// axis_matmul2x2
module axis_matmul2x2(
    input                       clk             ,
    input                       rst             ,
    input                       s_axis_tvalid   ,
    input     [31 : 0]          s_axis_tdata    ,
    input                       s_axis_tlast    ,
    output                      s_axis_tready   ,
    output                      m_axis_tvalid   ,
    output    [31 : 0]          m_axis_tdata    ,
    output                      m_axis_tlast    ,
    input                       m_axis_tready   
);
clock: 6.81 ns
lec_check: 0
abc_area: 1
cap_margin: 20
cell_pad_in_sites_detail_placement: 0
cell_pad_in_sites_global_placement: 3
core_margin: 10
core_utilization: 42
gpl_routability_driven: 0
gpl_timing_driven: 1
min_routing_layer: met2
slew_margin: 40
tns_end_percent: 85
run.sh (not shown) runs the stock make flow with config.mk's settings and CLKGATE_MAP_FILE=.
The baseline finished clean.
Next try:
- ABC_AREA: 1 -> unset
- CELL_PAD_IN_SITES_DETAIL_PLACEMENT: 0 -> unset
- CELL_PAD_IN_SITES_GLOBAL_PLACEMENT: 3 -> unset
- CORE_MARGIN: 10 -> 2
- CORE_UTILIZATION: 42 -> 58
- GPL_ROUTABILITY_DRIVEN: 0 -> unset
- GPL_TIMING_DRIVEN: 1 -> unset
- MIN_ROUTING_LAYER: met2 -> unset
- SLEW_MARGIN: 40 -> 20
- TNS_END_PERCENT: 85 -> unset
- clock period: 6.81 -> 4.11 ns (I/O delays scaled with it)
Now the flow ran to the end with violations: setup timing.
Worst setup slack loses 2.5 ns.
Total power grows by 70%.
Clock power climbs by 44%.
Count of clock-buffer cells in the layout fell by 6.
Utilization rises by 20 points.
First-iteration DRC count decreases by 63%.
Area after synthesis is higher by 2.4%.
Cell count decreases by 14%.
Critical path depth goes down by 1.
Combinational power grows by 130%.
Routed wire length drops by 12%.
Next try:
- CORE_UTILIZATION: 58 -> 10
- clock period: 4.11 -> 9.59 ns (I/O delays scaled with it)
Outcome:
- The new run went through all stages and came out clean
- final area climbs by about 8%
- wire length goes up by about 16%
- count of clock-buffer cells in the layout went down by 6
- power drops by about 60%
- via count went down by 1.2%
- non-clock buffer count shrinks by 36
- sequential share of layout area falls by 2.7 points
- combinational power fell by 59%
- register-to-register slack is better by 4.7 ns
- synthesized area stays the same
- setup slack gets better by 4.7 ns
Next try:
- CORE_UTILIZATION: 10 -> 65
- clock period: 9.59 -> 3.98 ns (I/O delays scaled with it)
Outcome:
- With this change the flow ran to the end with violations: setup timing
- core utilization came out higher by 65 points
- worst hold slack is worse by 0.0078 ns
- via count came out higher by 2.1%
- critical path depth does not change

Starting RTL as in the previous note.
Settings: LEC_CHECK=0, ABC_AREA=1, CAP_MARGIN=40, CORE_MARGIN=2, CORE_UTILIZATION=72, CTS_CLUSTER_DIAMETER=384, CTS_CLUSTER_SIZE=15, HOLD_SLACK_MARGIN=0.29, PLACE_DENSITY_LB_ADDON=0.14, SETUP_SLACK_MARGIN=-0.27, SLEW_MARGIN=20; clock period 5.95 ns.
The baseline finished with negative setup slack left.
Next try:
--- a/flow/config.mk
+++ b/flow/config.mk
@@ -7,11 +7,11 @@
 export LEC_CHECK = 0
 export ABC_AREA = 1
-export CAP_MARGIN = 40
+export CAP_MARGIN = 20
+export CORE_ASPECT_RATIO = 0.5
 export CORE_MARGIN = 2
 export CORE_UTILIZATION = 72
-export CTS_CLUSTER_DIAMETER = 384
-export CTS_CLUSTER_SIZE = 15
+export CTS_CLUSTER_SIZE = 49
 export HOLD_SLACK_MARGIN = 0.29
 export PLACE_DENSITY_LB_ADDON = 0.14
-export SETUP_SLACK_MARGIN = -0.27
+export SETUP_SLACK_MARGIN = 0.91
 export SLEW_MARGIN = 20
==> flow/constraint.sdc (replaced) <==
create_clock -name core_clock -period 4.82 [get_ports {clk}]
set_input_delay 0.9640 -clock core_clock [delete_from_list [all_inputs] [get_ports {clk}]]
set_output_delay 0.9640 -clock core_clock [all_outputs]
set_load 0.01 [all_outputs]
The changed run finished with negative setup slack left.
Utilization increases by 2.3 points.
Routed wire length increases by 24%.
Final area increases by 1.9%.
Clock skew is about the same.
Clock power increases by 58%.
Via count increases by about 8%.
Global-route usage increases by 5.2 points.
Next try:
--- a/flow/config.mk
+++ b/flow/config.mk
@@ -8,10 +8,8 @@
 export ABC_AREA = 1
 export CAP_MARGIN = 20
-export CORE_ASPECT_RATIO = 0.5
 export CORE_MARGIN = 2
 export CORE_UTILIZATION = 72
-export CTS_CLUSTER_SIZE = 49
+export CTS_CLUSTER_SIZE = 17
 export HOLD_SLACK_MARGIN = 0.29
-export PLACE_DENSITY_LB_ADDON = 0.14
-export SETUP_SLACK_MARGIN = 0.91
+export PLACE_DENSITY_LB_ADDON = 0.1
 export SLEW_MARGIN = 20
==> flow/constraint.sdc (replaced) <==
create_clock -name core_clock -period 4.8 [get_ports {clk}]
set_input_delay 0.9600 -clock core_clock [delete_from_list [all_inputs] [get_ports {clk}]]
set_output_delay 0.9600 -clock core_clock [all_outputs]
set_load 0.01 [all_outputs]
Effect:
- The new run ran to the end with violations: negative setup slack
- maximum frequency goes down slightly
- total power climbs by a few percent
- register-to-register slack degrades by 0.13 ns
- die size falls slightly
- design area is higher slightly
- clock-buffer cell count increases by 3
Next try:
--- a/flow/config.mk
+++ b/flow/config.mk
@@ -10,6 +10,6 @@
 export CORE_MARGIN = 2
 export CORE_UTILIZATION = 72
-export CTS_CLUSTER_SIZE = 17
+export CTS_CLUSTER_SIZE = 49
 export HOLD_SLACK_MARGIN = 0.29
-export PLACE_DENSITY_LB_ADDON = 0.1
+export PLACE_DENSITY = 0.79
 export SLEW_MARGIN = 20
==> flow/constraint.sdc (replaced) <==
create_clock -name core_clock -period 4.82 [get_ports {clk}]
set_input_delay 0.9640 -clock core_clock [delete_from_list [all_inputs] [get_ports {clk}]]
set_output_delay 0.9640 -clock core_clock [all_outputs]
set_load 0.01 [all_outputs]
After rerunning:
- The new run finished but fails on negative setup slack
- final area drops by about 0.44%
- worst setup slack improved by 0.30 ns
- total power drops by about 3%
- clock power barely changes
- via count fell by about 5%
- core utilization went down by 0.38 points
- wire length falls by 13%
Next try:
--- a/flow/config.mk
+++ b/flow/config.mk
@@ -10,6 +10,4 @@
 export CORE_MARGIN = 2
 export CORE_UTILIZATION = 72
-export CTS_CLUSTER_SIZE = 49
-export HOLD_SLACK_MARGIN = 0.29
-export PLACE_DENSITY = 0.79
+export CTS_CLUSTER_DIAMETER = 209
 export SLEW_MARGIN = 20
==> flow/constraint.sdc (replaced) <==
create_clock -name core_clock -period 5.55 [get_ports {clk}]
set_input_delay 1.1100 -clock core_clock [delete_from_list [all_inputs] [get_ports {clk}]]
set_output_delay 1.1100 -clock core_clock [all_outputs]
set_load 0.01 [all_outputs]
After rerunning: The changed run reached the layout checks and failed them: negative setup slack. Fmax drops by 0.32%. Power drops by 10%. Die size stays the same. Register-to-register slack gains 0.71 ns.

axis_matmul2x2 again, from the RTL that the note above started with.
Settings: LEC_CHECK=0, ABC_AREA=1, CAP_MARGIN=0, CORE_MARGIN=2, CORE_UTILIZATION=72, CTS_CLUSTER_SIZE=49, HOLD_SLACK_MARGIN=0.29, PLACE_DENSITY=0.35, SETUP_SLACK_MARGIN=-0.35, SLEW_MARGIN=20; clock period 4.82 ns.
The baseline reached the layout checks and failed them: setup timing.
==> next run, changes <==
CAP_MARGIN = 20   (was 0)
PLACE_DENSITY = not set   (was 0.35)
PLACE_DENSITY_LB_ADDON = 0.14   (was not set)
SETUP_SLACK_MARGIN = 1.08   (was -0.35)
clock period = 3.98 ns   (was 4.82 ns; I/O delays follow)
The new run produced a layout that fails on setup timing.
Cell area grows by 2.1%.
Cell count grows by 1.1%.
Setup slack gets worse by 0.89 ns.
Total power grows by 18%.
Via count grows by 4.1%.
Die size stays the same.
Count of clock-buffer cells in the layout grows by 7.
Flip-flop count is unchanged.
Non-clock buffer count grows by 19.

== raven ==
axis_matmul2x2 again, from the RTL that the note above started with.
clock: 7.16 ns
lec_check: 0
cap_margin: 20
core_margin: 2
core_utilization: 40
setup_slack_margin: 1.08
slew_margin: 20
## Diff of input files: ember against raven
- SETUP_SLACK_MARGIN no longer set, was 1.08
- the clock period (ns, I/O delays scaled along) now 7.5, was 7.16
- For cell count, raven and ember come out practically identical.
- Delta (ember minus raven): TritonCTS sink count did not really move, met2 capacity usage during global routing went down, post-CTS setup repair buffer count went down, layout buffer count excluding clock buffers went down, hold slack went up.
- The met3 track demand over resource of ember falls short of that of raven by 0.37 points.
Inputs modified between ember and onyx:
- CORE_UTILIZATION: 40 -> 68
- the clock period (ns, I/O delays scaled along): 7.5 -> 5.81
### Flow results
ember: flow completed, timing, DRC and antenna clean
Every stage of onyx finished as expected; the final checks, on the other hand, flagged negative setup slack, which means the layout fails.
ember → onyx: fraction of area in clock buffers and inverters has decreased, number of cells upsized or downsized after cts went up by 18, period utilization now sits higher, final area held steady, setup slack dropped 1020 ps.
Half-perimeter wire length of the detailed placement result on onyx is up relative to ember.
[onyx vs ember] maximum frequency: higher in onyx

axis_matmul2x2 again, from the RTL that the note above started with.
Design axis_matmul2x2, start of the top module:
module axis_matmul2x2(
    input                       clk             ,
    input                       rst             ,
    input                       s_axis_tvalid   ,
    input     [31 : 0]          s_axis_tdata    ,
    input                       s_axis_tlast    ,
    output                      s_axis_tready   ,
    output                      m_axis_tvalid   ,
    output    [31 : 0]          m_axis_tdata    ,
    output                      m_axis_tlast    ,
    input                       m_axis_tready   
);
    wire [3:0]  io_in_a_0;
    wire [3:0]  io_in_a_1;
    wire [3:0]  io_in_b_0;
    wire [3:0]  io_in_b_1;
    wire [15:0] io_out_c_0;
    wire [15:0] io_out_c_1;
    assign io_in_a_0 = s_axis_tdata[00+:4];
    assign io_in_a_1 = s_axis_tdata[08+:4];
    assign io_in_b_0 = s_axis_tdata[16+:4];
    assign io_in_b_1 = s_axis_tdata[24+:4];
    assign m_axis_tdata = {io_out_c_1,io_out_c_0};
    assign m_axis_tlast = m_axis_tvalid;
    top u_top(
        .clock        (clk              ),
        .reset        (rst              ),
        .io_in_valid  (s_axis_tvalid    ),
        .io_out_ready (s_axis_tready    ),
        .io_in_a_0    (io_in_a_0        ),
        .io_in_a_1    (io_in_a_1        ),
        .io_in_b_0    (io_in_b_0        ),
        .io_in_b_1    (io_in_b_1        ),
        .io_in_c_0    (16'b0            ),
        .io_in_c_1    (16'b0            ),
        .io_out_valid (m_axis_tvalid    ),
        .io_in_ready  (m_axis_tready    ),
        .io_out_c_0   (io_out_c_0       ),
        .io_out_c_1   (io_out_c_1       )
    );
endmodule
clock: 10.7 ns
lec_check: 0
cap_margin: 30
cell_pad_in_sites_global_placement: 0
core_margin: 2
core_utilization: 27
cts_cluster_diameter: 307
gpl_routability_driven: 1
max_routing_layer: met4
min_routing_layer: met2
place_density: 0.64
slew_margin: 25
tns_end_percent: 95
Rerun with:
CAP_MARGIN = 5   (was 30)
CELL_PAD_IN_SITES_DETAIL_PLACEMENT = 0   (was unset)
CELL_PAD_IN_SITES_GLOBAL_PLACEMENT = 1   (was 0)
CORE_MARGIN = 9   (was 2)
MAX_ROUTING_LAYER = met5   (was met4)
MIN_ROUTING_LAYER = met1   (was met2)
PLACE_DENSITY = unset   (was 0.64)
PLACE_DENSITY_LB_ADDON = 0.24   (was unset)
SETUP_SLACK_MARGIN = 1.18   (was unset)
SLEW_MARGIN = 0   (was 25)
Clock-buffer cell count rises by 8. Final cell count falls by 0.32%. Worst setup slack gets worse by 0.034 ns. Sequential power is about the same. Cell area stays flat. Synthesized cell count stays the same. Hold slack is worse by 0.013 ns. Global-route usage is lower by 6.4 points. Clock power came out higher by about 4%.
Rerun with:
HOLD_SLACK_MARGIN = 0.25   (was unset)
MAX_ROUTING_LAYER = met4   (was met5)
MIN_ROUTING_LAYER = met2   (was met1)
Setup slack gets worse by 0.024 ns.
Synthesized cell count does not change.
Routed wire length climbs by 3.0%.
Register-to-register slack gets worse by 0.02 ns.
Design area does not change.
Rerun with:
CAP_MARGIN = 30   (was 5)
CELL_PAD_IN_SITES_DETAIL_PLACEMENT = 2   (was 0)
CORE_MARGIN = 2   (was 9)
HOLD_SLACK_MARGIN = unset   (was 0.25)
SETUP_SLACK_MARGIN = 2.55   (was 1.18)
=>
- clock power rose by a few percent
- core utilization fell by 0.13 points
- cell count rose slightly
- synthesized area is unchanged
- clock skew fell by 0.0098 ns
- setup slack gets worse by 0.087 ns
- design area rose slightly

Starting RTL as in the previous note.
clock: 4.1 ns
lec_check: 0
abc_area: 1
cap_margin: 20
core_aspect_ratio: 1.34
core_margin: 2
core_utilization: 72
cts_cluster_diameter: 133
cts_cluster_size: 10
hold_slack_margin: 0.29
place_density: 0.79
slew_margin: 20
tns_end_percent: 5
The baseline finished but failed the layout checks on negative setup slack.
Change:
- CORE_ASPECT_RATIO: 1.34 -> default
- CTS_CLUSTER_DIAMETER: 133 -> default
- CTS_CLUSTER_SIZE: 10 -> 49
- HOLD_SLACK_MARGIN: 0.29 -> -0.1
- SETUP_SLACK_MARGIN: default -> 0.39
- TNS_END_PERCENT: 5 -> default
- clock period: 4.1 -> 4.82 ns (I/O delays scaled with it)
The new run finished but failed the layout checks on negative setup slack. Via count is lower by 1.3%. Clock power is lower by about 6%. Design area is higher by 0.82%. Maximum frequency is lower by 1.5%. Total power is lower by 11%.
Change:
- ABC_AREA: 1 -> default
- CTS_CLUSTER_SIZE: 49 -> default
- HOLD_SLACK_MARGIN: -0.1 -> default
- PLACE_DENSITY: 0.79 -> default
- SETUP_SLACK_MARGIN: 0.39 -> default
- clock period: 4.82 -> 9.59 ns (I/O delays scaled with it)
Effect: The changed run finished clean; routed wire length went down by about 9%; utilization went down by 2.1 points; flip-flop count stays the same; via count went down by 9.8%; clock skew went down by 0.0053 ns; power went down by 47%.
Change:
- PLACE_DENSITY_LB_ADDON: default -> 0.0
- clock period: 9.59 -> 5.76 ns (I/O delays scaled with it)
This time the run produced a layout that fails on negative setup slack.
Power is higher by well over a third.
Combinational power is higher by well over a third.
Wire length is higher by a few percent.
Die area does not change.
Design area is higher by a few percent.
Area after synthesis stays the same.
Sequential share of layout area is lower by 0.79 points.
Via count is higher slightly.

axis_matmul2x2 again, from the RTL that the note above started with.
==> flow/design.v (excerpt) <==
module axis_matmul2x2(
    input                       clk             ,
    input                       rst             ,
    input                       s_axis_tvalid   ,
    input     [31 : 0]          s_axis_tdata    ,
    input                       s_axis_tlast    ,
    output                      s_axis_tready   ,
    output                      m_axis_tvalid   ,
    output    [31 : 0]          m_axis_tdata    ,
    output                      m_axis_tlast    ,
    input                       m_axis_tready   
);
    wire [3:0]  io_in_a_0;
    wire [3:0]  io_in_a_1;
    wire [3:0]  io_in_b_0;
    wire [3:0]  io_in_b_1;
    wire [15:0] io_out_c_0;
    wire [15:0] io_out_c_1;
    assign io_in_a_0 = s_axis_tdata[00+:4];
    assign io_in_a_1 = s_axis_tdata[08+:4];
    assign io_in_b_0 = s_axis_tdata[16+:4];
    assign io_in_b_1 = s_axis_tdata[24+:4];
    assign m_axis_tdata = {io_out_c_1,io_out_c_0};
    assign m_axis_tlast = m_axis_tvalid;
    top u_top(
        .clock        (clk              ),
        .reset        (rst              ),
        .io_in_valid  (s_axis_tvalid    ),
        .io_out_ready (s_axis_tready    ),
        .io_in_a_0    (io_in_a_0        ),
        .io_in_a_1    (io_in_a_1        ),
        .io_in_b_0    (io_in_b_0        ),
        .io_in_b_1    (io_in_b_1        ),
        .io_in_c_0    (16'b0            ),
        .io_in_c_1    (16'b0            ),
        .io_out_valid (m_axis_tvalid    ),
        .io_in_ready  (m_axis_tready    ),
        .io_out_c_0   (io_out_c_0       ),
        .io_out_c_1   (io_out_c_1       )
    );
endmodule
Settings: LEC_CHECK=0, ABC_AREA=1, CAP_MARGIN=20, CORE_ASPECT_RATIO=1.29, CORE_MARGIN=7, CORE_UTILIZATION=52, CTS_CLUSTER_DIAMETER=57, CTS_CLUSTER_SIZE=35, HOLD_SLACK_MARGIN=0.07, SLEW_MARGIN=10; clock period 6.48 ns.
==> next run, changes <==
Settings changed: ABC_AREA 1 to default, CORE_ASPECT_RATIO 1.29 to default, CORE_MARGIN 7 to 2, CORE_UTILIZATION 52 to 41, CTS_CLUSTER_DIAMETER 57 to default, CTS_CLUSTER_SIZE 35 to default, HOLD_SLACK_MARGIN 0.07 to default, SLEW_MARGIN 10 to 20.
Clock period 6.48 ns to 7.16 ns, I/O delays scaled along.
Result:
- The new run completed without violations
- clock-buffer cell count climbs by 22
- wire length drops by 3.7%
- first-iteration DRC count came out lower by 34%
- final area climbs by 2.3%
==> next run, changes <==
Settings changed: ABC_AREA from default to 1, CORE_UTILIZATION 41 to 72, PLACE_DENSITY from default to 0.79.
Clock period 7.16 ns to 6.5 ns, I/O delays scaled along.
After rerunning: The new run ran to the end with violations: setup timing. Power increases by 3.6%. Non-clock buffer count increases by 7. Via count increases by 15%. Routed wire length increases by 13%. Cell area decreases by 2.0%. Combinational power decreases by 13%. Maximum frequency increases by 6.1%. Die area decreases by 44%. Sequential power increases by about 4%. Final cell count is about the same.
Power and IR drop assume default switching activity.
